File: design.v
module CPU(clk, rst, memoryData, memoryAddress, dataOut, readSignal, writeSignal, AC);
input clk;
input rst;  
input [15:0] memoryData;
reg [3:0] state;
reg [5:0] PC;
reg [10:0] MAR;
reg signed [15:0] MBR;
reg [3:0] opcode;
reg M;
reg [15:0] IR;
reg zeroFlag, overflowFlag, carryFlag, negativeFlag;
output reg readSignal;
output reg writeSignal;
output reg signed [15:0] AC;
output reg [15:0] dataOut; 
output reg [10:0] memoryAddress;
reg signed [15:0] result;
parameter Load = 4'd1, Store = 4'd2, Add = 4'd3, Sub = 4'd4, Mul = 4'd5, Div = 4'd6 , Branch = 4'd7, BRZ = 4'd8;
always @ (posedge clk) begin
	if (rst) begin
	PC <= 0;
	state = 0;
	AC <= 0;
	dataOut <= 0;
	memoryAddress <= 0;
	zeroFlag = 0;
	overflowFlag = 0;
	carryFlag = 0;
	negativeFlag = 0;
	readSignal = 1;
	writeSignal = 0;
	end
	else
	case (state)
		0: begin  
			MAR <= PC;
			state = 1;
		end
		1: begin  
			writeSignal = 0;
			readSignal = 1;
			memoryAddress <= MAR;
			PC <= PC + 1;
			state = 2;
		end
		2:state = 3;  
		3: begin
			MBR <= memoryData;
			state = 4;
		end
		4: begin
			IR <= MBR;
			state = 5;
		end
		5: begin  
			opcode <= IR[15:12];
			M <= IR[11];
			MAR <= IR[10:0];
			state = 6;
		end
		6: begin
				if (opcode == Branch) begin  
					PC <= MAR; 
					state = 0;
				end
				else if (opcode == BRZ) begin  
					if(zeroFlag == 1 && M == 1) begin
						PC <= MAR;
						state = 0;
					end
					else begin
						state = 0;
					end
				end
				else begin
					state = 7;
				end
		end
		7: begin
			if (opcode == Store) begin
				memoryAddress <= MAR;
			end
			state = 8;
		end
		8: begin
			if (opcode == Store) begin  
				writeSignal = 1;
				readSignal = 0;
				dataOut <= AC;
				state = 0;
			end
			else begin
				state = 9;
			end
		end
		9: begin
			writeSignal = 0;
			readSignal = 1;
			if(M == 1) begin
				memoryAddress <= MAR;
			end
			state = 10;
			end
		10: begin
			state = 11;
		end
		11: begin
			if (M == 1) begin
				MBR <= memoryData;
			end
			else if (M == 0) begin
				MBR <= $signed(IR[10:0]);
			end
			state = 12;
		end
		12: begin  
			if (opcode == Load) begin  
				AC <= MBR;
				state = 0;
			end
			else if (opcode != Add && opcode != Sub && opcode != Mul && opcode != Div) begin  
				state = 0;
			end
			else begin
				case(opcode)
				Add :  
					begin
					{carryFlag, result} = AC + MBR;
					zeroFlag = (result==0)? 1:0;
					if(AC[15]==MBR[15]) begin
					  if(MBR[15]==result[15])begin
					  overflowFlag = 0;
					  end
					  else begin
					  overflowFlag = 1;
					  end
					end
					else begin
					overflowFlag = 0;
					end						
					negativeFlag =(result[15]==1)? 1:0;	
					end
				Sub :  
					begin
					{carryFlag, result} = AC - MBR;
					zeroFlag = (result==0)? 1:0;
					if(AC[15]==MBR[15]) begin
					  if(MBR[15]==result[15])begin
					  overflowFlag = 0;
					  end
					  else begin
					  overflowFlag = 1;
					  end
					end
					else begin
					overflowFlag = 0;
					end
					negativeFlag =(result[15]==1)? 1:0;
					end
				Mul :  
					begin
					result = AC * MBR;
					zeroFlag = (result==0)? 1:0;
					if(result > 16'h0FFF || result < 16'hF000) begin
					overflowFlag = 1;
					end
					else begin
						overflowFlag = 0;
					end
					negativeFlag =(result[15]==1)? 1:0;
					end	
				Div :  
					begin
					if (MBR == 0) result = 0;  
					else result = AC / MBR;
					zeroFlag = (result==0)? 1:0;
					negativeFlag =(result[15]==1)? 1:0;
					end						
			endcase  
			AC <= result;
			state = 0;
			end
		end
	endcase
end
endmodule
File: run.sh
#!/bin/bash
# the make line also repeats each setting of config.mk as NAME=value (left out here)
make -C /OpenROAD-flow-scripts/flow DESIGN_CONFIG=/design/flow/config.mk WORK_HOME=/design/flow/orfs CLKGATE_MAP_FILE= finish
File: config.mk
export PLATFORM = sky130hd
export DESIGN_NAME = CPU
export DESIGN_NICKNAME = CPU
export VERILOG_FILES = /design/flow/design.v
export SDC_FILE = /design/flow/constraint.sdc
export NUM_CORES = 4
export LEC_CHECK = 0
export ABC_AREA = 1
export CAP_MARGIN = 20
export CORE_MARGIN = 2
export CORE_UTILIZATION = 72
export CTS_CLUSTER_DIAMETER = 340
export CTS_CLUSTER_SIZE = 99
export PLACE_DENSITY = 0.6
export SLEW_MARGIN = 20
export TNS_END_PERCENT = 20
File: constraint.sdc
create_clock -name core_clock -period 46.4 [get_ports {clk}]
set_input_delay 9.2800 -clock core_clock [delete_from_list [all_inputs] [get_ports {clk}]]
set_output_delay 9.2800 -clock core_clock [all_outputs]
set_load 0.01 [all_outputs]
==> metrics.yaml, run 1 <==
crit_path_end: "AC[15]$_SDFFE_PP0P_"
die_width_microns: 166
num_antenna_cells: 0
fill_cells: 1901
powerComb_uw: 20.7
synth_nets: 3158
power_uw: 285
ys_sh_adder_pct: 23.7
clock_skew_ps: 10.6
synth.most_common_cell: "nand2_1"
p_clk_share_pct: 49.8
viasPerCell: 6.13
ff_type: "dfxtp_1"
hold_end: "opcode[2]$_DFFE_PP_"
finalClockPeriodUsage_pct: 73.3
path_depth: 230
drt_iter0_markers: 2261
fin_crit_ps: 34000
synthXorXnorAreaFrac_pct: 6.17
clkLatencyLatePin_ps: 430
warnings: 44
ys_seq_share_pct: 17.0
h-tree-depth: 4
max_slew_margin_pct: 32.9
row_count: 59
fmax_mhz: 29.4
fin_tns_setup_ps: 0
ctsRootBufferMaster: "clkbuf_16"
critPathMostFrequentCell: "nand2_1"
cts.clk_slew.worst_paths_ps: 70
combPwrFrac_pct: 7.3
reg2regPathDepth: 230
maxPowerGroup: "the clock network"
antenna_found_initial: 0
grt_use_total_pct: 43.1
synthTopCellsByCount: "nand2_1 (719), inv_1 (483), ha_1 (230)"
fp.dieH_microns: 166
p_leak_uw: 0.0114
synth-simple-area-share_pct: 27.1
hold_path_depth: 0
ant_nets: 0
hold_class: "flop to flop"
io_pins: 63
crit_buf_inv: 30
cp_top_family: "simple AND/OR/NAND/NOR gates"
synth_chip_area_sq_um: 19000
status: "timing/DRC/antenna clean"
syn_area_per_cell_sq_um: 6.72
cts_resized: 0
cts_tree: "built"
yosysCellCount: 2829
worstPathMaxFanout: 27
cpMaxStageDelayCell: "nand2_1"
ctsHoldBuffers: 0
synth_cells: 2829
fp_util_pct: 73.2
drv_slew: 0
pwr_density_cell_nw_per_um2: 13.9
worst_pin_slew_ps: 1010
grt_max_degree: 40
grt_pass1_wl_microns: 96600
wire_per_inst_microns: 18.8
chip_area_sq_um: 27700
cp-end-kind: "flop"
synthDistinctLibCells: 63
logic_family: "simple AND/OR/NAND/NOR gates"
drt-pass1-iter-count: 9
rsz0062_at_grt: "no"
gr-total-overflow: 0
max-cap-violations: 0
cts_buffer_depth: 2
p_seq_share_pct: 42.9
nets: 3176
area_growth_pct: 7.52
required_ps: 46760
dr_total_vias: 19600
yosys_register_bits: 129
arrival_ps: 34360
port_buffers: 62
coreArea_sq_um: 26000
p_switching_uw: 76.2
drc: 0
r2r_end: "AC[15]$_SDFFE_PP0P_"
p_sw_share_pct: 26.8
cts_num_sinks: 129
post_cts_buffers: 0
ys_warn_count: 1
critPathLaunch: "AC[0]$_SDFFE_PP0P_"
p_clk_uw: 142
rrSetupSlack_ps: 12400
setup_viol: 0
netlist.area_leader.share_pct: 15.1
gp_congestion: 1.05
mux_area_share_pct: 0
critPathMaxStageDelay_ps: 520
hold_viol_final: 0
drt_wl_total_microns: 60000
crit_type: "flop to flop"
edf_count: 64
ys_sh_aoi_pct: 13.9
first_global_vias: 19700
irDropWorstVdd_v: 0.0000266
r2r-start: "AC[0]$_SDFFE_PP0P_"
largest_area_cell: "ha_1"
cts_buffers: 17
syn_area_sq_um: 19000
critPathLaunchType: "flop"
min_from: "IR[14]$_DFFE_PP_"
synthTopCellsByArea: "ha_1 (15%), nand2_1 (14%), edfxtp_1 (10%), inv_1 (9.5%), fa_1 (8.5%)"
seq_power_uw: 122
place_hpwl_microns: 45900
synthArstFlopShare_pct: 0
intPower_uw: 208
==> layout make-up <==
cell class	count	area (sq um)	share of cell area (%)
clock buffers	18	450	2.20
clock inverters	14	159	0.777
inverters	506	1900	9.29
multi-input cells	2105	13500	65.9
flip-flops and latches	129	3220	15.8
well taps	335	419	2.05
repair buffers	88	816	3.99
==> stage by stage <==
step | hold slack (ps) | area (sq um) | cells | utilization, % | setup WS (ps)
2_1_floorplan | 388 | 19000 | 2829 | - | 19130
3_3_place_gp | 399 | 19800 | 3163 | 76.3 | 14610
3_5_place_dp | 400 | 19800 | 3163 | 76.3 | 13310
4_1_cts | 436 | 20400 | 3195 | 78.7 | 13100
5_1_grt | 434 | 20400 | 3195 | 78.7 | 8700
6_report | 436 | 20400 | 3195 | 78.7 | 12400
==> routing by layer <==
layer | routed length [microns] | part of all wire, % | vias to the layer above | global-route usage, %
met5 | 0 | 0 | - | 0
met4 | 4680 | 7.8 | 0 | 29.5
met3 | 5740 | 9.6 | 357 | 6.96
met2 | 28000 | 47 | 1170 | 73.7
met1 | 21500 | 36 | 8940 | 49.6
li1 | - | - | 9114 | -
==> run 2: changes to the inputs <==
- CAP_MARGIN: 20 -> 10
- CORE_ASPECT_RATIO: default -> 0.95
- CTS_CLUSTER_DIAMETER: 340 -> 44
- CTS_CLUSTER_SIZE: 99 -> 26
- MAX_ROUTING_LAYER: default -> met4
- PLACE_DENSITY: 0.6 -> default
- PLACE_DENSITY_LB_ADDON: default -> 0.19
- SETUP_SLACK_MARGIN: default -> 5.0
- SLEW_MARGIN: 20 -> 10
- TNS_END_PERCENT: 20 -> default
- clock period: 46.4 -> 31.0 ns (I/O delays scaled with it)
==> metrics.yaml, run 2 <==
ys_sh_adder_pct: 23.7
synthXorXnorAreaFrac_pct: 6.17
syn_area_sq_um: 19000
ctsRootBufferMaster: "clkbuf_16"
ff_type: "dfxtp_1"
io_pins: 63
ys_sh_aoi_pct: 13.9
synth.most_common_cell: "nand2_1"
synth-simple-area-share_pct: 27.1
gp_congestion: 1.10
netlist.area_leader.share_pct: 15.1
dp_cells: 3188
synthTopCellsByCount: "nand2_1 (719), inv_1 (483), ha_1 (230)"
synth_chip_area_sq_um: 19000
cts_buffers: 17
synthDistinctLibCells: 63
fp.dieH_microns: 162
mux_area_share_pct: 0
syn_area_per_cell_sq_um: 6.72
grt_use_total_pct: 113
synthTopCellsByArea: "ha_1 (15%), nand2_1 (14%), edfxtp_1 (10%), inv_1 (9.5%), fa_1 (8.5%)"
logic_family: "simple AND/OR/NAND/NOR gates"
synth_cells: 2829
fp_util_pct: 73.8
die_width_microns: 171
yosys_register_bits: 129
flow.stopped_at: "global routing (5_1_grt)"
h-tree-depth: 4
largest_area_cell: "ha_1"
edf_count: 64
stop_error: "[ERROR GRT-0116] Global routing finished with congestion. Check the congestion regions in the DRC Viewer."
gr-total-overflow: 5298
cts_buffer_depth: 2
chip_area_sq_um: 27700
row_count: 57
synthArstFlopShare_pct: 0
status: "did not finish"
synth_nets: 3158
place_hpwl_microns: 49800
coreArea_sq_um: 25700
ys_warn_count: 1
port_buffers: 62
cts_num_sinks: 129
ys_seq_share_pct: 17.0
yosysCellCount: 2829
==> run 2: per-layer routing <==
| layer | GRT overflow | GRT usage (%) |
|---|---|---|
| met1 | 2606 | 131 |
| met2 | 1894 | 124 |
| met3 | 541 | 96.5 |
| met4 | 257 | 74.7 |
| met5 | - | - |
==> run 2: per-stage QoR <==
stage / util, % / setup TNS (ps) / worst slack [ps] / power, uW / instance area (sq um)
detailed placement: 77.7 / -33510 / -1320 / 217 / 20000
CTS: 95.4 / 0 / 4980 / 415 / 24600
global placement: 77.7 / 0 / 470 / 215 / 20000
floorplan: - / 0 / 5020 / 206 / 19200
==> run 2: what timing repair did <==
item                                    4_1_cts
hold buffers                                  0
endpoints found under the setup margin       33
gates cloned                                  8
setup buffers                               317
pin swaps                                   199
hold endpoints to repair                      0
resized                                     353
==> run 3: changes to the inputs <==
- CAP_MARGIN: 10 -> 20
- CORE_ASPECT_RATIO: 0.95 -> default
- CORE_UTILIZATION: 72 -> 70
- CTS_CLUSTER_DIAMETER: 44 -> default
- CTS_CLUSTER_SIZE: 26 -> 37
- MAX_ROUTING_LAYER: met4 -> default
- PLACE_DENSITY: default -> 0.6
- PLACE_DENSITY_LB_ADDON: 0.19 -> default
- SETUP_SLACK_MARGIN: 5.0 -> default
- SLEW_MARGIN: 10 -> 20
- clock period: 31.0 -> 23.3 ns (I/O delays scaled with it)
==> metrics.yaml, run 3 <==
yosysCellCount: 2829
coreArea_sq_um: 26800
ys_sh_aoi_pct: 13.9
synthArstFlopShare_pct: 0
stop_error: "[ERROR GRT-0116] Global routing finished with congestion. Check the congestion regions in the DRC Viewer."
gp_congestion: 1.02
synthDistinctLibCells: 63
row_count: 60
syn_area_per_cell_sq_um: 6.72
netlist.area_leader.share_pct: 15.1
mux_area_share_pct: 0
ys_sh_adder_pct: 23.7
syn_area_sq_um: 19000
dp_cells: 3661
edf_count: 64
synthTopCellsByArea: "ha_1 (15%), nand2_1 (14%), edfxtp_1 (10%), inv_1 (9.5%), fa_1 (8.5%)"
h-tree-depth: 4
dpl_worst_slack_ps: -4100
gr-total-overflow: 647
ys_warn_count: 1
die_width_microns: 169
synth_nets: 3158
synthXorXnorAreaFrac_pct: 6.17
grt_use_total_pct: 92.6
largest_area_cell: "ha_1"
io_pins: 63
flow.stopped_at: "global routing (5_1_grt)"
logic_family: "simple AND/OR/NAND/NOR gates"
ff_type: "dfxtp_1"
synth_chip_area_sq_um: 19000
synthTopCellsByCount: "nand2_1 (719), inv_1 (483), ha_1 (230)"
synth.most_common_cell: "nand2_1"
cts_num_sinks: 129
cts_buffers: 17
port_buffers: 62
chip_area_sq_um: 28500
ctsRootBufferMaster: "clkbuf_16"
yosys_register_bits: 129
ys_seq_share_pct: 17.0
fp_util_pct: 70.9
synth-simple-area-share_pct: 27.1
place_hpwl_microns: 55500
fp.dieH_microns: 169
status: "did not finish"
synth_cells: 2829
cts_buffer_depth: 2
## run 3: stage by stage
stage	util, %	power, uW	cell area (sq um)	hold WS, ps
global placement	89.2	296	23900	397
floorplan	-	274	19500	388
detailed placement	89.2	299	23900	404
CTS	96.5	582	25900	430
## run 3: per-layer routing
metal / GRT usage [%] / GRT overflow
met1: 89.2 / 15
met2: 106 / 409
met3: 82.4 / 15
met4: 100 / 207
met5: 43.3 / 1
## run 3: what timing repair did
action	in CTS
gates resized	156
endpoints found under the hold margin	0
endpoints found under the setup margin	33
cloned	2
pin swaps	115
hold buffers	0
buffers inserted	91
==> run 4: changes to the inputs <==
- CAP_MARGIN: 20 -> 0
- CORE_UTILIZATION: 70 -> 72
- CTS_CLUSTER_DIAMETER: default -> 391
- CTS_CLUSTER_SIZE: 37 -> 96
- TNS_END_PERCENT: default -> 5
- clock period: 23.3 -> 31.5 ns (I/O delays scaled with it)
==> metrics.yaml, run 4 <==
viasPerCell: 6.22
mux_area_share_pct: 0
synth.most_common_cell: "nand2_1"
yosys_register_bits: 129
path_depth: 218
nets: 3264
synth_cells: 2829
ys_sh_aoi_pct: 13.9
worst_pin_slew_ps: 871
synth_nets: 3158
combPwrFrac_pct: 8.1
cts_buffer_depth: 2
syn_area_sq_um: 19000
warnings: 44
seq_power_uw: 180
clock_skew_ps: 13.2
synthArstFlopShare_pct: 0
hold_end: "opcode[3]$_DFFE_PP_"
arrival_ps: 29720
drt_iter0_markers: 2362
drc: 0
stdcell_count: 3284
max_slew_margin_pct: 41.8
chip_area_sq_um: 27700
p_seq_share_pct: 42.6
yosysCellCount: 2829
grt_use_total_pct: 42.5
io_pins: 63
ys_warn_count: 1
critPathLaunchType: "flop"
synthTopCellsByCount: "nand2_1 (719), inv_1 (483), ha_1 (230)"
die_width_microns: 166
pwr_density_cell_nw_per_um2: 19.6
hold_viol_final: 0
dp_cells: 3171
synth_chip_area_sq_um: 19000
finalClockPeriodUsage_pct: 93.4
p_leak_uw: 0.0119
synthXorXnorAreaFrac_pct: 6.17
max-cap-violations: 0
crit_path_end: "AC[11]$_SDFFE_PP0P_"
r2r-start: "MBR[3]$_DFFE_PP_"
hold_class: "flop to flop"
ctsHoldBuffers: 0
wire_per_inst_microns: 19.4
area_growth_pct: 12.9
critPathMostFrequentCell: "nand2_1"
maxPowerGroup: "the clock network"
gp_congestion: 1.08
cts_tree: "built"
crit_type: "flop to flop"
ys_seq_share_pct: 17.0
cts_buffers: 17
synth-simple-area-share_pct: 27.1
fmax_mhz: 34.0
cts_num_sinks: 129
power_uw: 421
dr_total_vias: 20400
reg2regPathDepth: 218
logic_family: "simple AND/OR/NAND/NOR gates"
ys_sh_adder_pct: 23.7
worstPathMaxFanout: 14
grt_max_degree: 40
min_from: "IR[15]$_DFFE_PP_"
synthDistinctLibCells: 63
ant_nets: 0
port_buffers: 62
p_clk_share_pct: 49.3
fin_crit_ps: 29430
grt_pass1_wl_microns: 95600
largest_area_cell: "ha_1"
drt-pass1-iter-count: 10
synthTopCellsByArea: "ha_1 (15%), nand2_1 (14%), edfxtp_1 (10%), inv_1 (9.5%), fa_1 (8.5%)"
fp_util_pct: 73.2
r2r_end: "AC[11]$_SDFFE_PP0P_"
cp_top_family: "simple AND/OR/NAND/NOR gates"
place_hpwl_microns: 46100
p_switching_uw: 109
ctsRootBufferMaster: "clkbuf_16"
syn_area_per_cell_sq_um: 6.72
drv_slew: 0
hold_path_depth: 0
crit_buf_inv: 29
irDropWorstVdd_v: 0.0000442
antenna_found_initial: 0
drt_wl_total_microns: 63900
row_count: 59
coreArea_sq_um: 26000
p_sw_share_pct: 25.8
intPower_uw: 312
fp.dieH_microns: 166
gr-total-overflow: 0
rrSetupSlack_ps: 2070
critPathMaxStageDelay_ps: 570
netlist.area_leader.share_pct: 15.1
ff_type: "dfxtp_1"
first_global_vias: 19400
h-tree-depth: 4
critPathLaunch: "MBR[3]$_DFFE_PP_"
cpMaxStageDelayCell: "edfxtp_1"
fin_hold_ws_ps: 426
status: "timing/DRC/antenna clean"
cp-end-kind: "flop"
powerComb_uw: 34.1
clkLatencyLatePin_ps: 430
cts.clk_slew.worst_paths_ps: 60
setup_viol: 0
required_ps: 31790
edf_count: 64
p_clk_uw: 207
final_core_util_pct: 82.6
[run 4: area by class of cell]
cell class,instances,area [sq um]
Sequential cell,129,3230
Multi-Input combinational cell,2109,13800
Timing Repair Buffer,172,1450
Antenna cell,1,2.50
Fill cell,1722,4520
Clock inverter,13,166
Tap cell,335,419
Inverter,506,1940
Clock buffer,19,443
[run 4: through the flow]
stage	area [sq um]	setup TNS [ps]	setup slack, ps
6_report	21500	0	2070
3_3_place_gp	19900	0	1010
3_5_place_dp	19900	0	6.57
4_1_cts	20500	0	17.9
2_1_floorplan	19000	0	4230
5_1_grt	21500	-4790	-400
[run 4: timing repair]
| item | in CTS | in global routing |
|---|---|---|
| pin swaps | 0 | 23 |
| buffers inserted | 0 | 76 |
| gates resized | 1 | 105 |
| setup endpoints to repair | 8 | 33 |
| gates cloned | 0 | 4 |
[run 4: per-layer routing]
metal  GRT usage, %  share of wire, %  wire [microns]  vias to the layer above
met2           71.5                46           29500                     1459
met3           8.37                11            7130                      418
met5              0                 0               0                        -
li1               -                 -               -                     9283
met4           26.8               7.5            4760                        0
met1           49.8                35           22400                     9263
==> run 5: changes to the inputs <==
- ABC_AREA: 1 -> 0
- CAP_MARGIN: 0 -> 35
- CORE_ASPECT_RATIO: default -> 0.95
- CORE_UTILIZATION: 72 -> 71
- CTS_CLUSTER_DIAMETER: 391 -> 44
- CTS_CLUSTER_SIZE: 96 -> 21
- MAX_ROUTING_LAYER: default -> met4
- PLACE_DENSITY: 0.6 -> default
- PLACE_DENSITY_LB_ADDON: default -> 0.19
- SETUP_SLACK_MARGIN: default -> 5.0
- SLEW_MARGIN: 20 -> 10
- clock period: 31.5 -> 27.5 ns (I/O delays scaled with it)
==> metrics.yaml, run 5 <==
die_width_microns: 173
synth-simple-area-share_pct: 20.5
ctsRootBufferMaster: "clkbuf_16"
yosys_register_bits: 129
cts_buffers: 17
io_pins: 63
syn_area_sq_um: 19200
row_count: 58
ys_sh_aoi_pct: 20.5
synth_chip_area_sq_um: 19200
ys_seq_share_pct: 16.8
grt_use_total_pct: 76.5
fp_util_pct: 72.3
synthTopCellsByArea: "ha_1 (15%), edfxtp_1 (10%), fa_1 (8.5%), dfxtp_1 (6.8%), xnor2_1 (5.6%)"
synth.most_common_cell: "nand2_1"
dp_cells: 2814
yosysCellCount: 2362
logic_family: "adder cells"
cts_num_sinks: 129
status: "did not finish"
synthXorXnorAreaFrac_pct: 8.07
synth_cells: 2362
ys_sh_adder_pct: 23.5
synthTopCellsByCount: "nand2_1 (243), ha_1 (230), nor2_1 (187)"
syn_area_per_cell_sq_um: 8.11
gr-total-overflow: 88
coreArea_sq_um: 26500
edf_count: 64
place_hpwl_microns: 49100
place_area_sq_um: 21500
flow.stopped_at: "global routing (5_1_grt)"
synthArstFlopShare_pct: 0
chip_area_sq_um: 28300
mux_area_share_pct: 4.57
cts_buffer_depth: 2
netlist.area_leader.share_pct: 15.0
ys_warn_count: 1
gp_congestion: 1.09
stop_error: "[ERROR GRT-0232] Routing congestion too high. Check the congestion heatmap in the GUI."
largest_area_cell: "ha_1"
fp.dieH_microns: 164
port_buffers: 62
h-tree-depth: 4
ff_type: "dfxtp_1"
synthDistinctLibCells: 102
synth_nets: 2691
==> run 5: layer usage <==
metal,GRT usage [%],GRT overflow
met1,73.8,2
met3,56.7,1
met5,-,-
met4,76.8,35
met2,95.3,50
==> run 5: through the flow <==
step	setup TNS, ps	power (uW)	setup slack [ps]
after global placement	-7720	244	-564
after CTS	-4340	474	-290
after detailed placement	-36770	246	-1400
after floorplan	0	232	465
==> run 5: timing repair <==
item / CTS
endpoints found under the setup margin: 33
pin swaps: 36
gates cloned: 2
hold buffers: 0
resized: 49
setup buffers: 28
==> run 6: changes to the inputs <==
- CAP_MARGIN: 35 -> 0
- CELL_PAD_IN_SITES_DETAIL_PLACEMENT: default -> 0
- CELL_PAD_IN_SITES_GLOBAL_PLACEMENT: default -> 3
- CORE_ASPECT_RATIO: 0.95 -> 1.32
- CORE_UTILIZATION: 71 -> 40
- CTS_CLUSTER_DIAMETER: 44 -> 328
- CTS_CLUSTER_SIZE: 21 -> 34
- GPL_ROUTABILITY_DRIVEN: default -> 0
- GPL_TIMING_DRIVEN: default -> 0
- MAX_ROUTING_LAYER: met4 -> default
- MIN_ROUTING_LAYER: default -> met1
- PLACE_DENSITY_LB_ADDON: 0.19 -> 0.16
- SETUP_SLACK_MARGIN: 5.0 -> default
- SLEW_MARGIN: 10 -> 20
- TNS_END_PERCENT: 5 -> 85
- clock period: 27.5 -> 42.0 ns (I/O delays scaled with it)
==> metrics.yaml, run 6 <==
dpl_worst_slack_ps: -650
viasPerCell: 5.90
max-cap-violations: 0
finalClockPeriodUsage_pct: 93.3
critPathLaunch: "MBR[0]$_DFFE_PP_"
rrSetupSlack_ps: 2800
crit_path_end: "AC[12]$_SDFFE_PP0P_"
reg2regPathDepth: 139
min_from: "IR[14]$_DFFE_PP_"
warnings: 42
chip_area_sq_um: 49700
ys_seq_share_pct: 16.8
row_count: 92
critPathMaxStageDelay_ps: 630
max_slew_margin_pct: 26.5
largest_area_cell: "ha_1"
drt_iter0_markers: 1250
p_leak_uw: 0.00954
nets: 2788
final-comb-area_sq_um: 15000
arrival_ps: 39510
synthTopCellsByCount: "nand2_1 (243), ha_1 (230), nor2_1 (187)"
syn_area_sq_um: 19200
synthArstFlopShare_pct: 0
synth_chip_area_sq_um: 19200
num_antenna_cells: 0
synthDistinctLibCells: 102
port_buffers: 62
yosysCellCount: 2362
p_sw_share_pct: 26.4
critPathLaunchType: "flop"
powerComb_uw: 23.6
die_width_microns: 194
ctsHoldBuffers: 0
ys_warn_count: 1
critPathMostFrequentCell: "ha_1"
final_cell_area_sq_um: 21500
path_depth: 139
wire_per_inst_microns: 23.1
stdcell_count: 3083
clkLatencyLatePin_ps: 440
grt_use_total_pct: 28.5
fin_crit_ps: 39200
area_growth_pct: 12.2
cts.clk_slew.worst_paths_ps: 70
synthTopCellsByArea: "ha_1 (15%), edfxtp_1 (10%), fa_1 (8.5%), dfxtp_1 (6.8%), xnor2_1 (5.6%)"
fmax_mhz: 25.5
p_switching_uw: 81.3
maxPowerGroup: "the clock network"
grt_pass1_wl_microns: 108000
ant_nets: 0
cpMaxStageDelayCell: "o31ai_2"
final_core_util_pct: 45.2
p_seq_share_pct: 43.6
fp_util_pct: 40.3
hold_end: "opcode[2]$_DFFE_PP_"
first_global_vias: 17900
ctsRootBufferMaster: "clkbuf_16"
yosys_register_bits: 129
ff_type: "dfxtp_1"
drc: 0
pwr_density_cell_nw_per_um2: 14.3
worst_pin_slew_ps: 1100
syn_area_per_cell_sq_um: 8.11
dp_cells: 3046
netlist.area_leader.share_pct: 15.0
coreArea_sq_um: 47500
cts_tree: "built"
h-tree-depth: 4
clock_skew_ps: 14.0
gr-total-overflow: 0
hold_viol_final: 0
combPwrFrac_pct: 7.7
synth_cells: 2362
place_hpwl_microns: 57800
drv_slew: 0
dr_total_vias: 18200
synth_nets: 2691
ys_sh_aoi_pct: 20.5
synthXorXnorAreaFrac_pct: 8.07
required_ps: 42320
intPower_uw: 227
synth-simple-area-share_pct: 20.5
hold_class: "flop to flop"
irDropWorstVdd_v: 0.0000225
ys_sh_adder_pct: 23.5
cp-end-kind: "flop"
p_clk_uw: 150
cts_buffer_depth: 2
seq_power_uw: 134
crit_type: "flop to flop"
grt_max_degree: 18
fill_cells: 4841
rsz0062_at_grt: "no"
r2r-start: "MBR[0]$_DFFE_PP_"
logic_family: "adder cells"
cts_buffers: 17
worstPathMaxFanout: 17
place_area_sq_um: 20800
fp.dieH_microns: 255
r2r_end: "AC[12]$_SDFFE_PP0P_"
edf_count: 64
cp_top_family: "AND-OR/OR-AND gates"
cts_num_sinks: 129
drt-pass1-iter-count: 5
io_pins: 63
crit_buf_inv: 17
fin_ws_ps: 2800
setup_viol: 0
p_clk_share_pct: 48.7
mux_area_share_pct: 4.57
status: "timing/DRC/antenna clean"
drt_wl_total_microns: 71400
synth.most_common_cell: "nand2_1"
fin_tns_setup_ps: 0
antenna_found_initial: 1
regArea_sq_um: 3220
hold_path_depth: 0
-- run 6: layer usage --
layer  up-vias  track usage, %  routed length (microns)
li1       8652               -                        -
met1      8885            33.4                    28800
met2       518            52.7                    36800
met3       133            2.30                     2510
met4         0            12.3                     3310
met5         -               0                        0
-- run 6: repair_timing --
action | 4_1_cts | 5_1_grt
resized | 8 | 20
setup buffers | 0 | 5
pin swaps | 0 | 2
setup endpoints to repair | 25 | 33
-- run 6: through the flow --
step                      hold slack (ps)  total power [uW]
after detailed placement              406               160
final                                 417               308
after global routing                  428               317
after global placement                401               159
after CTS                             420               310
after floorplan                       400               151
-- run 6: cell type report --
cell class | count | share of cell area, %
plain buffers | 111 | 2.21
clock buffers | 17 | 1.98
clock inverters | 15 | 0.815
inverters | 183 | 3.21
multi-input cells | 1939 | 69.5
flip-flops and latches | 129 | 15.0
well taps | 611 | 3.56
repair buffers | 78 | 3.70
==> run 7: changes to the inputs <==
- ABC_AREA: 0 -> 1
- CAP_MARGIN: 0 -> 10
- CELL_PAD_IN_SITES_DETAIL_PLACEMENT: 0 -> default
- CELL_PAD_IN_SITES_GLOBAL_PLACEMENT: 3 -> default
- CORE_ASPECT_RATIO: 1.32 -> 0.95
- CORE_UTILIZATION: 40 -> 72
- CTS_CLUSTER_DIAMETER: 328 -> 44
- CTS_CLUSTER_SIZE: 34 -> default
- GPL_ROUTABILITY_DRIVEN: 0 -> default
- GPL_TIMING_DRIVEN: 0 -> default
- MAX_ROUTING_LAYER: default -> met4
- MIN_ROUTING_LAYER: met1 -> default
- PLACE_DENSITY_LB_ADDON: 0.16 -> default
- SETUP_SLACK_MARGIN: default -> 5.0
- SLEW_MARGIN: 20 -> 10
- TNS_END_PERCENT: 85 -> default
- clock period: 42.0 -> 32.7 ns (I/O delays scaled with it)
==> metrics.yaml, run 7 <==
ff_type: "dfxtp_1"
row_count: 57
yosys_register_bits: 129
largest_area_cell: "ha_1"
logic_family: "simple AND/OR/NAND/NOR gates"
ctsRootBufferMaster: "clkbuf_16"
syn_area_sq_um: 19000
cts_buffer_depth: 2
synthTopCellsByArea: "ha_1 (15%), nand2_1 (14%), edfxtp_1 (10%), inv_1 (9.5%), fa_1 (8.5%)"
synthDistinctLibCells: 63
dp_cells: 3186
synth_chip_area_sq_um: 19000
cts_buffers: 17
ys_sh_aoi_pct: 13.9
synth_cells: 2829
fp_util_pct: 73.8
netlist.area_leader.share_pct: 15.1
synthTopCellsByCount: "nand2_1 (719), inv_1 (483), ha_1 (230)"
synthArstFlopShare_pct: 0
synth-simple-area-share_pct: 27.1
synth_nets: 3158
place_hpwl_microns: 45800
die_width_microns: 171
stop_error: "[ERROR GRT-0232] Routing congestion too high. Check the congestion heatmap in the GUI."
flow.stopped_at: "global routing (5_1_grt)"
edf_count: 64
yosysCellCount: 2829
gp_congestion: 1.08
status: "did not finish"
port_buffers: 62
mux_area_share_pct: 0
syn_area_per_cell_sq_um: 6.72
place_area_sq_um: 19900
coreArea_sq_um: 25700
gr-total-overflow: 60
io_pins: 63
synthXorXnorAreaFrac_pct: 6.17
ys_seq_share_pct: 17.0
h-tree-depth: 4
synth.most_common_cell: "nand2_1"
grt_use_total_pct: 80.0
cts_num_sinks: 129
chip_area_sq_um: 27700
ys_sh_adder_pct: 23.7
ys_warn_count: 1
fp.dieH_microns: 162
[run 7: repair_timing]
| item | CTS |
|---|---|
| gates resized | 122 |
| endpoints found under the setup margin | 33 |
| cloned | 9 |
| endpoints found under the hold margin | 0 |
| pin swaps | 49 |
| hold buffers | 0 |
| setup buffers | 77 |
[run 7: routing by layer]
layer	overflow	global-route usage (%)
met5	-	-
met4	25	75.1
met3	4	66.4
met2	27	93.4
met1	4	79.4
[run 7: per-stage QoR]
stage          setup WS, ps  setup TNS [ps]
4_1_cts                4990               0
3_5_place_dp           -531           -5930
2_1_floorplan          5430               0
3_3_place_gp           1050               0
==> run 8: changes to the inputs <==
- CORE_UTILIZATION: 72 -> 63
- PLACE_DENSITY_LB_ADDON: default -> 0.07
- TNS_END_PERCENT: default -> 5
- clock period: 32.7 -> 29.9 ns (I/O delays scaled with it)
==> metrics.yaml, run 8 <==
synthDistinctLibCells: 63
gr-total-overflow: 12
largest_area_cell: "ha_1"
syn_area_per_cell_sq_um: 6.72
coreArea_sq_um: 29500
chip_area_sq_um: 31600
cts_buffer_depth: 2
ff_type: "dfxtp_1"
yosys_register_bits: 129
fp.dieH_microns: 173
status: "did not finish"
ctsRootBufferMaster: "clkbuf_16"
edf_count: 64
ys_warn_count: 1
synthTopCellsByArea: "ha_1 (15%), nand2_1 (14%), edfxtp_1 (10%), inv_1 (9.5%), fa_1 (8.5%)"
syn_area_sq_um: 19000
io_pins: 63
die_width_microns: 182
place_area_sq_um: 20300
grt_use_total_pct: 70.3
stop_error: "[ERROR GRT-0232] Routing congestion too high. Check the congestion heatmap in the GUI."
logic_family: "simple AND/OR/NAND/NOR gates"
synth-simple-area-share_pct: 27.1
fp_util_pct: 64.5
synth_nets: 3158
synthArstFlopShare_pct: 0
cts_buffers: 17
ys_seq_share_pct: 17.0
h-tree-depth: 4
gp_congestion: 1.07
synth.most_common_cell: "nand2_1"
synth_chip_area_sq_um: 19000
mux_area_share_pct: 0
port_buffers: 62
ys_sh_aoi_pct: 13.9
ys_sh_adder_pct: 23.7
synthXorXnorAreaFrac_pct: 6.17
place_hpwl_microns: 47800
netlist.area_leader.share_pct: 15.1
flow.stopped_at: "global routing (5_1_grt)"
row_count: 61
ctsHoldBuffers: 0
yosysCellCount: 2829
synthTopCellsByCount: "nand2_1 (719), inv_1 (483), ha_1 (230)"
cts_num_sinks: 129
synth_cells: 2829
[run 8: what timing repair did]
item	4_1_cts
setup buffers	242
pin swaps	184
cloned	7
gates resized	247
setup endpoints to repair	33
[run 8: metrics by stage]
stage / setup TNS [ps] / std cells / hold slack, ps / utilization [%] / setup slack (ps)
global placement: 0 / 3227 / 394 / 69.0 / 210
floorplan: 0 / 2829 / 388 / - / 4480
CTS: 0 / 3508 / 419 / 80.9 / 3860
detailed placement: -13110 / 3227 / 405 / 69.0 / -771
[run 8: per-layer routing]
metal  overflow  global-route usage (%)
met5          -                       -
met2          7                    84.0
met1          0                    72.6
met3          1                    55.1
met4          4                    59.9
==> run 9: changes to the inputs <==
- CAP_MARGIN: 10 -> 15
- CORE_ASPECT_RATIO: 0.95 -> default
- CORE_UTILIZATION: 63 -> 72
- CTS_CLUSTER_DIAMETER: 44 -> 340
- CTS_CLUSTER_SIZE: default -> 99
- MAX_ROUTING_LAYER: met4 -> default
- PLACE_DENSITY: default -> 0.39
- PLACE_DENSITY_LB_ADDON: 0.07 -> default
- SETUP_SLACK_MARGIN: 5.0 -> -1.24
- SLEW_MARGIN: 10 -> 20
- TNS_END_PERCENT: 5 -> default
- clock period: 29.9 -> 44.8 ns (I/O delays scaled with it)
==> metrics.yaml, run 9 <==
status: "timing/DRC/antenna clean"
power_uw: 294
critPathLaunch: "AC[0]$_SDFFE_PP0P_"
cts_tree: "built"
finalClockPeriodUsage_pct: 75.8
ctsRootBufferMaster: "clkbuf_16"
ant_nets: 0
post_cts_buffers: 0
powerComb_uw: 21.6
port_buffers: 62
mux_area_share_pct: 0
ctsHoldBuffers: 0
setup_viol: 0
arrival_ps: 34330
synthArstFlopShare_pct: 0
final_core_util_pct: 78.6
crit_path_end: "AC[15]$_SDFFE_PP0P_"
fp_util_pct: 73.2
syn_area_per_cell_sq_um: 6.72
irDropWorstVdd_v: 0.0000246
drt_iter0_markers: 2112
first_global_vias: 19700
yosys_register_bits: 129
synthTopCellsByCount: "nand2_1 (719), inv_1 (483), ha_1 (230)"
p_sw_share_pct: 26.7
cts_buffers: 17
fin_tns_setup_ps: 0
critPathMostFrequentCell: "nand2_1"
ys_warn_count: 1
hold_path_depth: 0
place_hpwl_microns: 46100
synth_chip_area_sq_um: 19000
synth_nets: 3158
cpMaxStageDelayCell: "nand2_1"
regArea_sq_um: 3220
ys_sh_adder_pct: 23.7
fp.dieH_microns: 166
synthTopCellsByArea: "ha_1 (15%), nand2_1 (14%), edfxtp_1 (10%), inv_1 (9.5%), fa_1 (8.5%)"
cp-end-kind: "flop"
critPathLaunchType: "flop"
fill_cells: 1849
synth-simple-area-share_pct: 27.1
io_pins: 63
intPower_uw: 216
nets: 3176
seq_power_uw: 127
grt_max_degree: 40
ys_seq_share_pct: 17.0
worst_pin_slew_ps: 1050
drt-pass1-iter-count: 8
drc: 0
viasPerCell: 6.13
r2r_end: "AC[15]$_SDFFE_PP0P_"
cp_top_family: "simple AND/OR/NAND/NOR gates"
final_cell_area_sq_um: 20400
cts.clk_slew.worst_paths_ps: 60
rrSetupSlack_ps: 10820
wire_per_inst_microns: 19.2
fmax_mhz: 29.4
gp_congestion: 1.05
worstPathMaxFanout: 27
clock_skew_ps: 14.4
p_switching_uw: 78.6
fin_crit_ps: 33980
crit_buf_inv: 33
min_from: "IR[13]$_DFFE_PP_"
p_clk_share_pct: 49.6
crit_type: "flop to flop"
dp_cells: 3163
cts_buffer_depth: 2
r2r-start: "AC[0]$_SDFFE_PP0P_"
syn_area_sq_um: 19000
critPathMaxStageDelay_ps: 530
ff_type: "dfxtp_1"
area_growth_pct: 7.50
row_count: 59
largest_area_cell: "ha_1"
ys_sh_aoi_pct: 13.9
maxPowerGroup: "the clock network"
die_width_microns: 166
num_antenna_cells: 0
synth_cells: 2829
antenna_found_initial: 0
grt_pass1_wl_microns: 98600
p_leak_uw: 0.0114
stdcell_count: 3195
reg2regPathDepth: 233
warnings: 44
p_seq_share_pct: 43.1
chip_area_sq_um: 27700
cts_resized: 0
drt_wl_total_microns: 61300
logic_family: "simple AND/OR/NAND/NOR gates"
synthXorXnorAreaFrac_pct: 6.17
synthDistinctLibCells: 63
h-tree-depth: 4
coreArea_sq_um: 26000
drv_slew: 0
yosysCellCount: 2829
dr_total_vias: 19600
hold_end: "opcode[1]$_DFFE_PP_"
cts_num_sinks: 129
path_depth: 233
pwr_density_cell_nw_per_um2: 14.4
hold_viol_final: 0
combPwrFrac_pct: 7.3
p_clk_uw: 146
max-cap-violations: 0
edf_count: 64
grt_use_total_pct: 44.0
rsz0062_at_grt: "no"
place_area_sq_um: 19800
synth.most_common_cell: "nand2_1"
max_slew_margin_pct: 30.2
required_ps: 45150
clkLatencyLatePin_ps: 430
hold_class: "flop to flop"
final-comb-area_sq_um: 13500
gr-total-overflow: 0
netlist.area_leader.share_pct: 15.1
==> run 9: through the flow <==
stage | setup WS, ps | hold WS (ps)
after floorplan | 17530 | 388
after global placement | 13060 | 399
after detailed placement | 11620 | 410
after CTS | 11480 | 428
after global routing | 6930 | 439
final | 10820 | 434
==> run 9: layout make-up <==
class,instances,share of cell area (%)
Sequential cell,129,15.8
Clock buffer,18,2.20
Clock inverter,14,0.753
Inverter,506,9.29
Tap cell,335,2.05
Multi-Input combinational cell,2105,65.9
Timing Repair Buffer,88,3.99
==> run 9: per-layer routing <==
| layer | share of wire [%] | global-route usage (%) | up-vias |
|---|---|---|---|
| met2 | 47 | 74.5 | 1277 |
| met5 | 0 | 0 | - |
| met4 | 7.4 | 28.8 | 0 |
| met3 | 10 | 7.60 | 355 |
| li1 | - | - | 9106 |
| met1 | 36 | 51.4 | 8855 |
==> run 10: changes to the inputs <==
- CAP_MARGIN: 15 -> 20
- CORE_UTILIZATION: 72 -> 66
- CTS_CLUSTER_DIAMETER: 340 -> default
- CTS_CLUSTER_SIZE: 99 -> 71
- PLACE_DENSITY: 0.39 -> 0.6
- SETUP_SLACK_MARGIN: -1.24 -> 3.42
- clock period: 44.8 -> 28.8 ns (I/O delays scaled with it)
==> metrics.yaml, run 10 <==
status: "did not finish"
flow.stopped_at: "global routing (5_1_grt)"
stop_error: "[ERROR GRT-0232] Routing congestion too high. Check the congestion heatmap in the GUI."
place_area_sq_um: 20400
ctsRootBufferMaster: "clkbuf_16"
fp.dieH_microns: 174
yosysCellCount: 2829
synthTopCellsByArea: "ha_1 (15%), nand2_1 (14%), edfxtp_1 (10%), inv_1 (9.5%), fa_1 (8.5%)"
ys_seq_share_pct: 17.0
yosys_register_bits: 129
synthArstFlopShare_pct: 0
cts_num_sinks: 129
ys_warn_count: 1
dpl_worst_slack_ps: -729
row_count: 62
ys_sh_aoi_pct: 13.9
io_pins: 63
grt_use_total_pct: 90.2
synth_cells: 2829
mux_area_share_pct: 0
syn_area_per_cell_sq_um: 6.72
synth_chip_area_sq_um: 19000
place_hpwl_microns: 46500
netlist.area_leader.share_pct: 15.1
synth-simple-area-share_pct: 27.1
ys_sh_adder_pct: 23.7
fp_util_pct: 66.6
h-tree-depth: 4
cts_buffers: 17
synthDistinctLibCells: 63
synth.most_common_cell: "nand2_1"
cts_buffer_depth: 2
syn_area_sq_um: 19000
chip_area_sq_um: 30200
coreArea_sq_um: 28500
ctsHoldBuffers: 0
synthXorXnorAreaFrac_pct: 6.17
port_buffers: 62
ff_type: "dfxtp_1"
die_width_microns: 174
logic_family: "simple AND/OR/NAND/NOR gates"
synthTopCellsByCount: "nand2_1 (719), inv_1 (483), ha_1 (230)"
edf_count: 64
synth_nets: 3158
gp_congestion: 1.01
largest_area_cell: "ha_1"
gr-total-overflow: 524
run 10: layer usage:
metal / global-route usage (%) / GRT overflow
met4: 87.5 / 122
met1: 90.2 / 49
met3: 80.7 / 47
met5: 65.4 / 9
met2: 101 / 297
run 10: repair_timing:
action	in CTS
pin swaps	201
cloned	3
setup buffers	265
endpoints found under the setup margin	33
resized	303
run 10: per-stage QoR:
stage | instances | utilization [%] | power [uW] | setup TNS (ps)
3_3_place_gp | 3238 | 71.4 | 233 | 0
2_1_floorplan | 2829 | - | 222 | 0
3_5_place_dp | 3238 | 71.4 | 234 | -13420
4_1_cts | 3538 | 84.7 | 452 | 0
==> run 11: changes to the inputs <==
- CAP_MARGIN: 20 -> 10
- CORE_ASPECT_RATIO: default -> 0.95
- CORE_UTILIZATION: 66 -> 58
- CTS_CLUSTER_DIAMETER: default -> 205
- CTS_CLUSTER_SIZE: 71 -> 72
- MAX_ROUTING_LAYER: default -> met4
- PLACE_DENSITY: 0.6 -> default
- PLACE_DENSITY_LB_ADDON: default -> 0.19
- SETUP_SLACK_MARGIN: 3.42 -> 5.0
- SLEW_MARGIN: 20 -> 10
- clock period: 28.8 -> 21.6 ns (I/O delays scaled with it)
==> metrics.yaml, run 11 <==
synthDistinctLibCells: 63
syn_area_sq_um: 19000
chip_area_sq_um: 34200
mux_area_share_pct: 0
synth_cells: 2829
ys_sh_aoi_pct: 13.9
syn_area_per_cell_sq_um: 6.72
ys_warn_count: 1
coreArea_sq_um: 32300
gp_congestion: 1.07
largest_area_cell: "ha_1"
synth-simple-area-share_pct: 27.1
h-tree-depth: 4
place_area_sq_um: 24200
cts_buffer_depth: 2
synthTopCellsByArea: "ha_1 (15%), nand2_1 (14%), edfxtp_1 (10%), inv_1 (9.5%), fa_1 (8.5%)"
fp_util_pct: 58.9
ctsHoldBuffers: 0
synth.most_common_cell: "nand2_1"
synth_chip_area_sq_um: 19000
die_width_microns: 190
logic_family: "simple AND/OR/NAND/NOR gates"
cts_buffers: 17
flow.stopped_at: "global routing (5_1_grt)"
gr-total-overflow: 1225
place_hpwl_microns: 54900
io_pins: 63
cts_num_sinks: 129
yosysCellCount: 2829
fp.dieH_microns: 180
ff_type: "dfxtp_1"
synth_nets: 3158
netlist.area_leader.share_pct: 15.1
port_buffers: 62
status: "did not finish"
row_count: 64
stop_error: "[ERROR GRT-0232] Routing congestion too high. Check the congestion heatmap in the GUI."
ys_sh_adder_pct: 23.7
ctsRootBufferMaster: "clkbuf_16"
edf_count: 64
ys_seq_share_pct: 17.0
yosys_register_bits: 129
synthXorXnorAreaFrac_pct: 6.17
grt_use_total_pct: 86.7
synthArstFlopShare_pct: 0
synthTopCellsByCount: "nand2_1 (719), inv_1 (483), ha_1 (230)"
run 11: per-stage QoR:
step           hold WS, ps  worst slack, ps  total power [uW]  setup TNS (ps)  instances
2_1_floorplan          388            -3670               296         -113280       2829
3_3_place_gp           393            -5010               321         -157390       3776
3_5_place_dp           405            -5900               323         -186760       3776
4_1_cts                417            -4040               631         -127310       4066
run 11: what timing repair did:
item                       4_1_cts
resized                        213
buffers inserted               255
cloned                           3
setup endpoints to repair       33
pin swaps                      168
run 11: metal layers:
metal	overflow	global-route usage, %
met1	35	83.6
met2	930	108
met3	11	65.7
met4	249	84.0
met5	-	-
==> run 12: changes to the inputs <==
- CAP_MARGIN: 10 -> 20
- CORE_ASPECT_RATIO: 0.95 -> default
- CORE_UTILIZATION: 58 -> 70
- CTS_CLUSTER_DIAMETER: 205 -> default
- CTS_CLUSTER_SIZE: 72 -> default
- MAX_ROUTING_LAYER: met4 -> default
- PLACE_DENSITY: default -> 0.6
- PLACE_DENSITY_LB_ADDON: 0.19 -> default
- SETUP_SLACK_MARGIN: 5.0 -> default
- SLEW_MARGIN: 10 -> 20
- clock period: 21.6 -> 38.7 ns (I/O delays scaled with it)
==> metrics.yaml, run 12 <==
cts_tree: "built"
num_antenna_cells: 0
synth-simple-area-share_pct: 27.1
irDropWorstVdd_v: 0.0000371
arrival_ps: 34770
max_slew_margin_pct: 28.7
rsz0062_at_grt: "no"
ff_type: "dfxtp_1"
seq_power_uw: 147
ctsRootBufferMaster: "clkbuf_16"
place_hpwl_microns: 45700
grt_max_degree: 40
gr-total-overflow: 0
drv_slew: 0
clock_skew_ps: 13.6
coreArea_sq_um: 26800
hold_class: "flop to flop"
ys_sh_adder_pct: 23.7
port_buffers: 62
fin_crit_ps: 34420
grt_pass1_wl_microns: 95300
cts_num_sinks: 129
synth.most_common_cell: "nand2_1"
p_sw_share_pct: 26.7
fin_tns_setup_ps: 0
syn_area_sq_um: 19000
ant_nets: 0
met3_usage_pct: 6.80
dr_total_vias: 19500
yosysCellCount: 2829
yosys_register_bits: 129
p_seq_share_pct: 43.7
critPathLaunchType: "flop"
largest_area_cell: "ha_1"
area_growth_pct: 7.35
worstPathMaxFanout: 27
grt_use_met2_pct: 71.8
finalClockPeriodUsage_pct: 88.9
post_cts_buffers: 0
r2r_end: "AC[15]$_SDFFE_PP0P_"
combPwrFrac_pct: 7.4
synthXorXnorAreaFrac_pct: 6.17
logic_family: "simple AND/OR/NAND/NOR gates"
status: "timing/DRC/antenna clean"
drt_wl_total_microns: 60000
min_from: "state[5]$_DFF_P_"
ys_sh_aoi_pct: 13.9
p_clk_share_pct: 48.9
dp_cells: 3166
syn_area_per_cell_sq_um: 6.72
drt_iter0_markers: 1997
viasPerCell: 6.09
edf_count: 64
cp_top_family: "simple AND/OR/NAND/NOR gates"
busiest_layer: "met2"
row_count: 60
intPower_uw: 246
synthDistinctLibCells: 63
cts_buffers: 17
ctsHoldBuffers: 0
required_ps: 39050
cts_buffer_depth: 2
p_switching_uw: 89.6
grt_use_total_pct: 42.0
synth_cells: 2829
fp.dieH_microns: 169
hold_path_depth: 2
use_met1_pct: 49.5
pwr_density_cell_nw_per_um2: 16.4
crit_buf_inv: 32
h-tree-depth: 4
p_clk_uw: 164
gp_congestion: 1.02
path_depth: 233
mux_area_share_pct: 0
ys_seq_share_pct: 17.0
warnings: 44
fin_ws_ps: 4280
fp_util_pct: 70.9
first_global_vias: 19100
drc: 0
critPathMostFrequentCell: "nand2_1"
ys_warn_count: 1
wire_per_inst_microns: 18.8
cts_resized: 0
crit_type: "flop to flop"
synthArstFlopShare_pct: 0
drt-pass1-iter-count: 6
antenna_found_initial: 0
critPathMaxStageDelay_ps: 750
netlist.area_leader.share_pct: 15.1
reg2regPathDepth: 233
chip_area_sq_um: 28500
synth_nets: 3158
cp-end-kind: "flop"
critPathLaunch: "AC[0]$_SDFFE_PP0P_"
powerComb_uw: 24.8
nets: 3173
stdcell_count: 3198
cts.clk_slew.worst_paths_ps: 60
setup_viol: 0
dpl_worst_slack_ps: 5070
cpMaxStageDelayCell: "dfxtp_1"
maxPowerGroup: "the clock network"
r2r-start: "AC[0]$_SDFFE_PP0P_"
fmax_mhz: 29.1
rrSetupSlack_ps: 4280
synthTopCellsByCount: "nand2_1 (719), inv_1 (483), ha_1 (230)"
worst_pin_slew_ps: 1070
die_width_microns: 169
hold_end: "state[11]$_DFF_P_"
max-cap-violations: 0
synthTopCellsByArea: "ha_1 (15%), nand2_1 (14%), edfxtp_1 (10%), inv_1 (9.5%), fa_1 (8.5%)"
io_pins: 63
crit_path_end: "AC[15]$_SDFFE_PP0P_"
clkLatencyLatePin_ps: 430
synth_chip_area_sq_um: 19000
hold_viol_final: 0
p_leak_uw: 0.0113
## run 12: routing by layer
layer / part of all wire (%) / wire length, microns / vias up
met3: 9.6 / 5790 / 288
met1: 37 / 21900 / 8931
met5: 0.042 / 25 / -
li1: - / - / 9110
met4: 6.8 / 4060 / 2
met2: 47 / 28200 / 1147
## run 12: layout make-up
type                       count  area (sq um)
clock buffer                  17           425
clock inverter                15           164
fill                        2075          6390
inverter                     506          1900
multi-input combinational   2105         13500
sequential                   129          3220
tap                          341           427
timing repair buffer          85           793
## run 12: through the flow
| step | hold WS, ps | instance area [sq um] | total power [uW] | utilization (%) |
|---|---|---|---|---|
| floorplan | 388 | 19000 | 164 | - |
| global placement | 402 | 19800 | 172 | 73.9 |
| detailed placement | 405 | 19800 | 173 | 73.9 |
| CTS | 416 | 20400 | 332 | 76.1 |
| global route | 435 | 20400 | 342 | 76.2 |
| finish | 414 | 20400 | 335 | 76.2 |
==> run 13: changes to the inputs <==
- CELL_PAD_IN_SITES_GLOBAL_PLACEMENT: default -> 2
- CORE_UTILIZATION: 70 -> 41
- CTS_CLUSTER_DIAMETER: default -> 199
- CTS_CLUSTER_SIZE: default -> 46
- PLACE_DENSITY: 0.6 -> default
- PLACE_DENSITY_LB_ADDON: default -> 0.02
- clock period: 38.7 -> 42.0 ns (I/O delays scaled with it)
==> metrics.yaml, run 13 <==
status: "timing/DRC/antenna clean"
p_clk_uw: 147
p_sw_share_pct: 26.6
synth_cells: 2829
mux_area_share_pct: 0
num_antenna_cells: 0
cts_num_sinks: 129
hold_class: "flop to flop"
port_buffers: 62
p_switching_uw: 80.9
cts.clk_slew.worst_paths_ps: 60
ys_sh_adder_pct: 23.7
fp_util_pct: 41.7
r2r_end: "AC[15]$_SDFFE_PP0P_"
cp_top_family: "simple AND/OR/NAND/NOR gates"
finalClockPeriodUsage_pct: 82.3
crit_type: "flop to flop"
powerComb_uw: 22.7
synthDistinctLibCells: 63
synth_chip_area_sq_um: 19000
cts_buffer_depth: 2
arrival_ps: 34940
clock_skew_ps: 12.6
regArea_sq_um: 3220
critPathLaunchType: "flop"
cts_buffers: 17
worstPathMaxFanout: 27
pwr_density_cell_nw_per_um2: 14.6
ys_seq_share_pct: 17.0
combPwrFrac_pct: 7.4
viasPerCell: 5.20
required_ps: 42350
seq_power_uw: 135
io_pins: 63
fin_hold_ws_ps: 401
yosys_register_bits: 129
ant_nets: 0
dr_total_vias: 18000
fin_crit_ps: 34590
ff_type: "dfxtp_1"
post_cts_buffers: 0
largest_area_cell: "ha_1"
irDropWorstVdd_v: 0.0000240
gr-total-overflow: 0
cts_resized: 0
cpMaxStageDelayCell: "dfxtp_1"
ys_warn_count: 1
chip_area_sq_um: 48100
critPathMostFrequentCell: "nand2_1"
synthTopCellsByCount: "nand2_1 (719), inv_1 (483), ha_1 (230)"
drt_iter0_markers: 1123
p_clk_share_pct: 48.3
synth-simple-area-share_pct: 27.1
first_global_vias: 17900
synth_nets: 3158
p_seq_share_pct: 44.2
drt-pass1-iter-count: 8
power_uw: 305
syn_area_per_cell_sq_um: 6.72
grt_use_total_pct: 26.8
hold_path_depth: 2
intPower_uw: 224
cts_tree: "built"
fmax_mhz: 28.9
wire_per_inst_microns: 18.2
ctsRootBufferMaster: "clkbuf_16"
grt_pass1_wl_microns: 99500
min_from: "state[5]$_DFF_P_"
warnings: 42
synth.most_common_cell: "nand2_1"
place_hpwl_microns: 50000
rrSetupSlack_ps: 7410
synthXorXnorAreaFrac_pct: 6.17
fin_tns_setup_ps: 0
worst_pin_slew_ps: 969
critPathMaxStageDelay_ps: 750
hold_end: "state[11]$_DFF_P_"
antenna_found_initial: 0
r2r-start: "AC[0]$_SDFFE_PP0P_"
h-tree-depth: 4
fin_ws_ps: 7410
row_count: 78
dpl_worst_slack_ps: 7710
rsz0062_at_grt: "no"
synthArstFlopShare_pct: 0
crit_path_end: "AC[15]$_SDFFE_PP0P_"
grt_max_degree: 40
drt_wl_total_microns: 63300
path_depth: 227
critPathLaunch: "AC[0]$_SDFFE_PP0P_"
ys_sh_aoi_pct: 13.9
drc: 0
syn_area_sq_um: 19000
synthTopCellsByArea: "ha_1 (15%), nand2_1 (14%), edfxtp_1 (10%), inv_1 (9.5%), fa_1 (8.5%)"
max-cap-violations: 0
clkLatencyLatePin_ps: 430
reg2regPathDepth: 227
netlist.area_leader.share_pct: 15.1
hold_viol_final: 0
ctsHoldBuffers: 0
final-comb-area_sq_um: 13500
edf_count: 64
setup_viol: 0
area_growth_pct: 9.46
maxPowerGroup: "the clock network"
fp.dieH_microns: 219
die_width_microns: 219
fill_cells: 4764
coreArea_sq_um: 45600
logic_family: "simple AND/OR/NAND/NOR gates"
max_slew_margin_pct: 35.3
drv_slew: 0
nets: 3183
gp_congestion: 0.957
crit_buf_inv: 30
p_leak_uw: 0.0114
cp-end-kind: "flop"
yosysCellCount: 2829
## run 13: cell type report
class,count,share of cell area (%)
clock buffer,18,2.16
timing repair buffer,95,4.17
multi-input combinational,2105,64.8
inverter,506,9.13
tap,600,3.61
clock inverter,14,0.667
sequential,129,15.5
## run 13: routing by layer
metal / routed length, microns / global-route usage [%] / up-vias
li1: - / - / 9118
met1: 28500 / 34.3 / 8425
met2: 30900 / 48.2 / 372
met3: 1970 / 1.72 / 97
met4: 1910 / 7.95 / 0
met5: 0 / 0 / -
## run 13: metrics by stage
stage / instances / utilization [%] / cell area [sq um]
CTS: 3467 / 45.7 / 20800
floorplan: 2829 / - / 19000
finish: 3467 / 45.7 / 20800
global route: 3467 / 45.7 / 20800
global placement: 3435 / 44.4 / 20200
detailed placement: 3435 / 44.4 / 20200
==> run 14: changes to the inputs <==
- CELL_PAD_IN_SITES_GLOBAL_PLACEMENT: 2 -> default
- CORE_UTILIZATION: 41 -> 58
- CTS_CLUSTER_DIAMETER: 199 -> default
- CTS_CLUSTER_SIZE: 46 -> default
- HOLD_SLACK_MARGIN: default -> -0.08
- PLACE_DENSITY: default -> 0.6
- PLACE_DENSITY_LB_ADDON: 0.02 -> default
- SETUP_SLACK_MARGIN: default -> -1.37
- clock period: 42.0 -> 22.6 ns (I/O delays scaled with it)
==> metrics.yaml, run 14 <==
synth_nets: 3158
chip_area_sq_um: 34200
fp_util_pct: 58.7
io_pins: 63
r2r_end: "AC[12]$_SDFFE_PP0P_"
synth_chip_area_sq_um: 19000
seq_power_uw: 250
fin_tns_setup_ps: -165890
synth-simple-area-share_pct: 27.1
synthXorXnorAreaFrac_pct: 6.17
cpMaxStageDelayCell: "edfxtp_1"
hold_class: "flop to flop"
cts.clk_slew.worst_paths_ps: 60
max_slew_margin_pct: 42.8
cts_tree: "built"
ant_nets: 0
critPathLaunchType: "flop"
synth_cells: 2829
grt_use_total_pct: 38.8
max-cap-violations: 0
row_count: 66
crit_type: "flop to flop"
yosysCellCount: 2829
netlist.area_leader.share_pct: 15.1
p_leak_uw: 0.0149
reg2regPathDepth: 222
antenna_found_initial: 3
largest_area_cell: "ha_1"
setup_viol: 33
area_growth_pct: 43.5
worstPathMaxFanout: 7
gp_congestion: 1.06
drt-pass1-iter-count: 9
pwr_density_cell_nw_per_um2: 20.9
warnings: 47
synthArstFlopShare_pct: 0
power_uw: 571
fin_crit_ps: 27820
ys_sh_aoi_pct: 13.9
fmax_mhz: 35.9
synthTopCellsByArea: "ha_1 (15%), nand2_1 (14%), edfxtp_1 (10%), inv_1 (9.5%), fa_1 (8.5%)"
h-tree-depth: 4
crit_path_end: "AC[12]$_SDFFE_PP0P_"
p_switching_uw: 150
rsz0062_at_grt: "yes"
finalClockPeriodUsage_pct: 123
ctsRootBufferMaster: "clkbuf_16"
path_depth: 222
hold_end: "state[11]$_DFF_P_"
wire_per_inst_microns: 18.7
drc: 0
edf_count: 64
cts_buffers: 17
cp_top_family: "simple AND/OR/NAND/NOR gates"
irDropWorstVdd_v: 0.0000594
rrSetupSlack_ps: -5220
powerComb_uw: 64.1
die_width_microns: 185
ys_seq_share_pct: 17.0
hold_path_depth: 2
grt_max_degree: 40
cp-end-kind: "flop"
synth.most_common_cell: "nand2_1"
p_clk_uw: 257
hold_viol_final: 0
cts_buffer_depth: 2
first_global_vias: 21400
ctsHoldBuffers: 0
dr_total_vias: 22800
place_hpwl_microns: 50700
yosys_register_bits: 129
worst_pin_slew_ps: 856
so_faults: "negative setup slack"
syn_area_per_cell_sq_um: 6.72
port_buffers: 62
status: "finished with violations"
ys_sh_adder_pct: 23.7
combPwrFrac_pct: 11.2
gr-total-overflow: 0
ys_warn_count: 1
mux_area_share_pct: 0
r2r-start: "MBR[3]$_DFFE_PP_"
arrival_ps: 28120
crit_buf_inv: 26
nets: 3853
clkLatencyLatePin_ps: 430
cts_num_sinks: 129
logic_family: "simple AND/OR/NAND/NOR gates"
critPathLaunch: "MBR[3]$_DFFE_PP_"
clock_skew_ps: 9.19
coreArea_sq_um: 32400
synthDistinctLibCells: 63
syn_area_sq_um: 19000
drt_wl_total_microns: 74500
drv_slew: 0
maxPowerGroup: "the clock network"
critPathMaxStageDelay_ps: 530
min_from: "state[5]$_DFF_P_"
p_sw_share_pct: 26.2
fp.dieH_microns: 185
grt_pass1_wl_microns: 105000
p_seq_share_pct: 43.8
intPower_uw: 422
ff_type: "dfxtp_1"
viasPerCell: 5.74
drt_iter0_markers: 2033
fin_ws_ps: -5220
p_clk_share_pct: 45.0
synthTopCellsByCount: "nand2_1 (719), inv_1 (483), ha_1 (230)"
required_ps: 22900
run 14: layout make-up:
class	instances	area (sq um)
multi-input combinational	2107	15100
timing repair buffer	763	5970
fill	1991	5090
sequential	129	3230
inverter	506	1920
tap	442	553
clock buffer	19	443
clock inverter	13	104
antenna	1	2.50
run 14: stage by stage:
step	area [sq um]	hold slack, ps	utilization [%]	instances	worst slack, ps
after global routing	27300	427	84.3	3980	-6990
after global placement	24200	394	74.8	3783	-3280
after CTS	26100	408	80.6	3924	-3040
final	27300	414	84.3	3980	-5220
after detailed placement	24200	394	74.8	3783	-4160
after floorplan	19500	388	-	2829	-2670
run 14: repair_timing:
| item | 4_1_cts | 5_1_grt |
|---|---|---|
| endpoints found under the setup margin | 33 | 33 |
| gates resized | 129 | 199 |
| gates cloned | 2 | 0 |
| buffers inserted | 107 | 56 |
| pin swaps | 133 | 230 |
run 14: layer usage:
layer  global-route usage (%)  part of all wire [%]  up-vias
li1                         -                     -    10500
met1                     45.3                    36    10500
met5                        0                 0.079        -
met4                     20.3                   7.9        4
met3                     5.68                   8.6      515
met2                     68.8                    47     1305
==> run 15: changes to the inputs <==
- CELL_PAD_IN_SITES_GLOBAL_PLACEMENT: default -> 3
- CORE_ASPECT_RATIO: default -> 0.74
- CORE_MARGIN: 2 -> 8
- CORE_UTILIZATION: 58 -> 21
- CTS_CLUSTER_SIZE: default -> 15
- GPL_ROUTABILITY_DRIVEN: default -> 1
- GPL_TIMING_DRIVEN: default -> 1
- HOLD_SLACK_MARGIN: -0.08 -> default
- MAX_ROUTING_LAYER: default -> met4
- PLACE_DENSITY: 0.6 -> default
- PLACE_DENSITY_LB_ADDON: default -> 0.3
- SETUP_SLACK_MARGIN: -1.37 -> default
- SLEW_MARGIN: 20 -> 15
- clock period: 22.6 -> 22.3 ns (I/O delays scaled with it)
==> metrics.yaml, run 15 <==
drt-pass1-iter-count: 7
p_clk_share_pct: 47.0
cp_top_family: "simple AND/OR/NAND/NOR gates"
intPower_uw: 450
rsz0062_at_grt: "yes"
grt_max_degree: 40
ctsHoldBuffers: 0
place_hpwl_microns: 65500
rrSetupSlack_ps: -4160
yosys_register_bits: 129
p_clk_uw: 285
num_antenna_cells: 0
synthTopCellsByCount: "nand2_1 (719), inv_1 (483), ha_1 (230)"
io_pins: 63
required_ps: 22590
cts_buffer_depth: 2
p_leak_uw: 0.0157
ys_warn_count: 1
port_buffers: 62
pwr_density_cell_nw_per_um2: 20.2
ys_sh_adder_pct: 23.7
final-comb-area_sq_um: 15700
grt_use_total_pct: 16.2
hold_class: "flop to flop"
crit_buf_inv: 55
regArea_sq_um: 3230
clkLatencyLatePin_ps: 430
path_depth: 223
worstPathMaxFanout: 7
ant_nets: 0
max_slew_margin_pct: 32.7
first_global_vias: 21300
critPathMostFrequentCell: "nand2_1"
largest_area_cell: "ha_1"
p_sw_share_pct: 25.7
logic_family: "simple AND/OR/NAND/NOR gates"
crit_path_end: "AC[9]$_SDFFE_PP0P_"
crit_type: "flop to flop"
drv_slew: 0
hold_path_depth: 2
grt_pass1_wl_microns: 125000
row_count: 95
r2r-start: "AC[1]$_SDFFE_PP0P_"
nets: 3991
dpl_worst_slack_ps: -5630
synthXorXnorAreaFrac_pct: 6.17
ff_type: "dfxtp_1"
p_switching_uw: 156
gr-total-overflow: 0
hold_viol_final: 0
cts_num_sinks: 129
fp.dieH_microns: 275
r2r_end: "AC[9]$_SDFFE_PP0P_"
fp_util_pct: 21.1
combPwrFrac_pct: 11.2
setup_viol: 33
syn_area_per_cell_sq_um: 6.72
drt_iter0_markers: 1284
fin_crit_ps: 26460
max-cap-violations: 0
arrival_ps: 26750
synth-simple-area-share_pct: 27.1
wire_per_inst_microns: 16.8
fill_cells: 9530
viasPerCell: 4.34
irDropWorstVdd_v: 0.0000430
fin_hold_ws_ps: 400
die_width_microns: 366
ctsRootBufferMaster: "clkbuf_16"
cpMaxStageDelayCell: "dfxtp_4"
critPathLaunchType: "flop"
synth_nets: 3158
synthDistinctLibCells: 63
reg2regPathDepth: 223
worst_pin_slew_ps: 1010
cts_buffers: 17
p_seq_share_pct: 41.8
edf_count: 64
gp_congestion: 0.903
fin_ws_ps: -4160
synthTopCellsByArea: "ha_1 (15%), nand2_1 (14%), edfxtp_1 (10%), inv_1 (9.5%), fa_1 (8.5%)"
antenna_found_initial: 2
h-tree-depth: 4
ys_seq_share_pct: 17.0
hold_end: "state[10]$_DFF_P_"
area_growth_pct: 58.1
synthArstFlopShare_pct: 0
coreArea_sq_um: 90200
cts_tree: "built"
synth_chip_area_sq_um: 19000
synth.most_common_cell: "nand2_1"
cts.clk_slew.worst_paths_ps: 60
synth_cells: 2829
finalClockPeriodUsage_pct: 119
powerComb_uw: 67.9
ys_sh_aoi_pct: 13.9
power_uw: 606
drc: 0
so_faults: "negative setup slack"
fmax_mhz: 37.8
netlist.area_leader.share_pct: 15.1
clock_skew_ps: 10.4
dr_total_vias: 21200
status: "finished with violations"
min_from: "state[4]$_DFF_P_"
maxPowerGroup: "the clock network"
critPathMaxStageDelay_ps: 360
mux_area_share_pct: 0
chip_area_sq_um: 101000
yosysCellCount: 2829
syn_area_sq_um: 19000
drt_wl_total_microns: 82300
warnings: 45
critPathLaunch: "AC[1]$_SDFFE_PP0P_"
cp-end-kind: "flop"
seq_power_uw: 253
-- run 15: area by class of cell --
cell class | count | share of cell area [%]
timing repair buffer | 901 | 23.7
sequential | 129 | 10.7
tap | 1212 | 5.04
clock buffer | 22 | 1.73
multi-input combinational | 2107 | 52.1
inverter | 506 | 6.46
clock inverter | 10 | 0.275
-- run 15: repair_timing --
| item | 4_1_cts | 5_1_grt |
|---|---|---|
| endpoints found under the setup margin | 33 | 33 |
| buffers inserted | 169 | 54 |
| cloned | 2 | 0 |
| resized | 271 | 221 |
| pin swaps | 185 | 237 |
-- run 15: stage by stage --
| stage | utilization [%] | setup TNS [ps] | instances | area, sq um |
|---|---|---|---|---|
| floorplan | - | -90180 | 2829 | 19500 |
| global route | 33.3 | -188660 | 4887 | 30100 |
| global placement | 28.6 | -157740 | 4634 | 25800 |
| detailed placement | 28.6 | -175330 | 4635 | 25800 |
| CTS | 31.9 | -116020 | 4836 | 28800 |
| finish | 33.3 | -128870 | 4887 | 30100 |
-- run 15: per-layer routing --
layer	GRT usage, %	share of wire, %	vias to the layer above	wire [microns]
li1	-	-	10700	-
met4	2.05	0.79	0	648
met3	1.12	3.0	38	2500
met5	-	0	-	0
met2	24.1	42	322	34600
met1	24.5	54	10100	44500
Power is estimated from default activity; no workload was simulated.
